== job 3896 ==
Design ftdi_bridge, start of the top module:
module ftdi_bridge
#(
     parameter MODE             = "SYNC"
    ,parameter CLK_DIV          = 2
    ,parameter GP_OUTPUTS       = 32
    ,parameter GP_INPUTS        = 32
    ,parameter GPIO_ADDRESS     = 32'hf0000000
    ,parameter GP_IN_EVENT_MASK = 0
    ,parameter AXI_ID           = 0
)
(
     input           clk_i
    ,input           rst_i
    ,input           ftdi_rxf_i
    ,input           ftdi_txe_i
    ,input  [  7:0]  ftdi_data_in_i
    ,input           mem_awready_i
    ,input           mem_wready_i
    ,input           mem_bvalid_i
    ,input  [  1:0]  mem_bresp_i
    ,input  [  3:0]  mem_bid_i
    ,input           mem_arready_i
    ,input           mem_rvalid_i
    ,input  [ 31:0]  mem_rdata_i
    ,input  [  1:0]  mem_rresp_i
    ,input  [  3:0]  mem_rid_i
    ,input           mem_rlast_i
    ,input  [ 31:0]  gp_inputs_i
    ,output          ftdi_siwua_o
    ,output          ftdi_wrn_o
    ,output          ftdi_rdn_o
    ,output          ftdi_oen_o
    ,output [  7:0]  ftdi_data_out_o
    ,output          mem_awvalid_o
    ,output [ 31:0]  mem_awaddr_o
    ,output [  3:0]  mem_awid_o
    ,output [  7:0]  mem_awlen_o
    ,output [  1:0]  mem_awburst_o
    ,output          mem_wvalid_o
    ,output [ 31:0]  mem_wdata_o
    ,output [  3:0]  mem_wstrb_o
    ,output          mem_wlast_o
    ,output          mem_bready_o
    ,output          mem_arvalid_o
    ,output [ 31:0]  mem_araddr_o
    ,output [  3:0]  mem_arid_o
    ,output [  7:0]  mem_arlen_o
    ,output [  1:0]  mem_arburst_o
    ,output          mem_rready_o
    ,output [ 31:0]  gp_outputs_o
);
make LEC_CHECK=0 CAP_MARGIN=10 CELL_PAD_IN_SITES_DETAIL_PLACEMENT=0 CELL_PAD_IN_SITES_GLOBAL_PLACEMENT=0 CORE_MARGIN=2 CORE_UTILIZATION=72 CTS_CLUSTER_DIAMETER=96 CTS_CLUSTER_SIZE=56 MAX_ROUTING_LAYER=met5 SETUP_SLACK_MARGIN=-0.16 SLEW_MARGIN=40 finish   # period 1.71 ns
run.sh (not shown) runs the stock make flow with config.mk's settings and CLKGATE_MAP_FILE=.
Job 3896 failed in global routing (5_1_grt) with GRT-0116.
The following lists how job 3486 was set up differently from job 3896:
Settings: MAX_ROUTING_LAYER: met5 -> unset; CELL_PAD_IN_SITES_GLOBAL_PLACEMENT: 0 -> unset; SLEW_MARGIN: 40 -> 20; SETUP_SLACK_MARGIN: -0.16 -> unset; CAP_MARGIN: 10 -> 20; CELL_PAD_IN_SITES_DETAIL_PLACEMENT: 0 -> unset; CORE_UTILIZATION: 72 -> 60; CTS_CLUSTER_SIZE: 56 -> unset; CTS_CLUSTER_DIAMETER: 96 -> unset; the clock period (ns, I/O delays scaled along): 1.71 -> 4.42.
==> comparison <==
- Re worst setup timing slack at the placement stage: job 3896 was lower than job 3486.
- Die outline width of job 3486 exceeds that of job 3896 by a little under 10%.
- Compared with job 3896, in job 3486 die extent in y climbed 25 um, chip area line of the yosys report closely matched the old numbers, post-cts repair resize count went down by 686.
- Die outline area (higher): job 3486
- Core footprint: job 3486 vs job 3896 up 21%
- In job 3486 the deepest level of the CTS H-tree turned out 2 higher than in job 3896.
- The HPWL after detailed placement of job 3486 was superior to that of job 3896.
- Post-CTS setup buffer count: job 3486 < job 3896
- Per the final summary, job 3486 finished and its layout is clean on timing, DRC and antenna.
### job 3486 -> job 3589
Settings: changing CORE_UTILIZATION from 60 to 68; setting CTS_CLUSTER_SIZE to 57 for the first time; changing the clock period (ns, I/O delays scaled along) from 4.42 to 3.5.
### Flow results
- Job 3589 finished all stages; however, its layout fails the closing checks, the failures being setup timing.
- Compared with job 3486, job 3589 shows initial antenna violation count lower by 1.
- Run comparison: job 3589 path category of the worst min-delay check input port to register; job 3486 path category of the worst min-delay check register to register
- | via count of the first global-routing pass | job 3589 vs job 3486 | about 8% higher |
- Job 3486 was smaller in final cell area than job 3589.
- Comparing job 3486 and job 3589, critical path depth is higher on job 3486.
- On floorplan die width, the higher figure sits with job 3486, not job 3589.
- A endpoint of the worst setup timing path of mem_addr_q[22] is what job 3486 shows, while data_q[0] belongs to job 3589.
- Comparing job 3589 against job 3486, there is no change at all in sequential cell count.

Setup of run 1:
ftdi_bridge again, from the RTL that the note above started with.
Settings: LEC_CHECK=0, CAP_MARGIN=20, CELL_PAD_IN_SITES_GLOBAL_PLACEMENT=3, CORE_ASPECT_RATIO=0.5, CORE_MARGIN=2, CORE_UTILIZATION=65, GPL_ROUTABILITY_DRIVEN=1, MAX_ROUTING_LAYER=met4, MIN_ROUTING_LAYER=met1, PLACE_DENSITY=0.78, SLEW_MARGIN=0; clock period 4.28 ns.
As the logs show, run 1 stopped at 3_1_place_gp_skip_io after a tool error, so it never reached the end of the flow.
The following lists how run 2 was set up differently from run 1:
Settings: MAX_ROUTING_LAYER removed (was met4); SLEW_MARGIN changed from 0 to 20; SETUP_SLACK_MARGIN newly set to -0.88; CORE_UTILIZATION changed from 65 to 40; CELL_PAD_IN_SITES_GLOBAL_PLACEMENT removed (was 3); PLACE_DENSITY removed (was 0.78); GPL_ROUTABILITY_DRIVEN removed (was 1); CORE_ASPECT_RATIO changed from 0.5 to 1.71; MIN_ROUTING_LAYER removed (was met1); the clock period (ns, I/O delays scaled along) changed from 4.28 to 10.0.
==> comparison <==
No stage failed in run 2, and the final checks on the layout all came back clean. From run 2 to run 1, area reported by Yosys stat did not move at all. Run 1 -> run 2: count of unique library cells instantiated by Yosys delta 0, exact match. | die area | run 2 vs run 1 | worse |.
[inputs] run 3 vs run 2
Settings: clearing CORE_ASPECT_RATIO, which used to be 1.71; clearing SETUP_SLACK_MARGIN, which used to be -0.88; swapping 40 for 13 in CORE_UTILIZATION; swapping 10.0 for 12.0 in the clock period (ns, I/O delays scaled along).
[summary]
- Run 3 has completed all stages; timing, DRC and antenna checks passed.
- Run 2 completed; timing, DRC and antenna clean
- Net switching power of the design | run 3 below run 2
- In run 3, met2 track utilization from global routing is lower than in run 2.
- Wire length in run 3 is 8.1% lower than in run 2
- Per the comparison of run 3 with run 2, buffer levels on the longest clock path ~0 delta; critical path depth has increased; site row count rose about 35%.
- Relative to run 2, fraction of area in multi-input gates has gone down in run 3.
- | wire length of the first global-routing pass | lower: run 3 |
- Part of the total power dissipated in combinational logic: run 3 < run 2
- A type of the worst setup path of flop to flop is what run 2 shows, while primary input to flop belongs to run 3.
- In run 3, slew at the pin closest to its max-slew limit is lower than in run 2.
- The sequential share of layout area of run 3 is lower than that of run 2.
What run 4 does differently from run 3 at the input level:
Settings: putting SETUP_SLACK_MARGIN at 0.86 where nothing was set; swapping 13 for 70 in CORE_UTILIZATION; putting CTS_CLUSTER_SIZE at 57 where nothing was set; swapping 12.0 for 3.02 in the clock period (ns, I/O delays scaled along).
### Flow results
Across run 3 and run 4, a clean result was obtained everywhere but in run 4.
Run 4: it failed with a tool error in 5_1_grt, so there are no final results.
Diff run 3..run 4 | synthesized area | negligible
Total placed instance area: run 4 > run 3
Lower quantity of gates resized following cts among run 4 and run 3: run 3
Compared to run 3, run 4 has number of buffers added by the clock tree synthesis step 4.5% higher.
The higher die size came out of run 3.
Of the two candidates, run 3 has the better sum of net half-perimeters after detailed placement and run 4 the worse one.
Taking run 3 as the reference, in run 4 die height fell about 57%, placeable core region fell 320,000 um2.
Power and IR drop assume default switching activity.
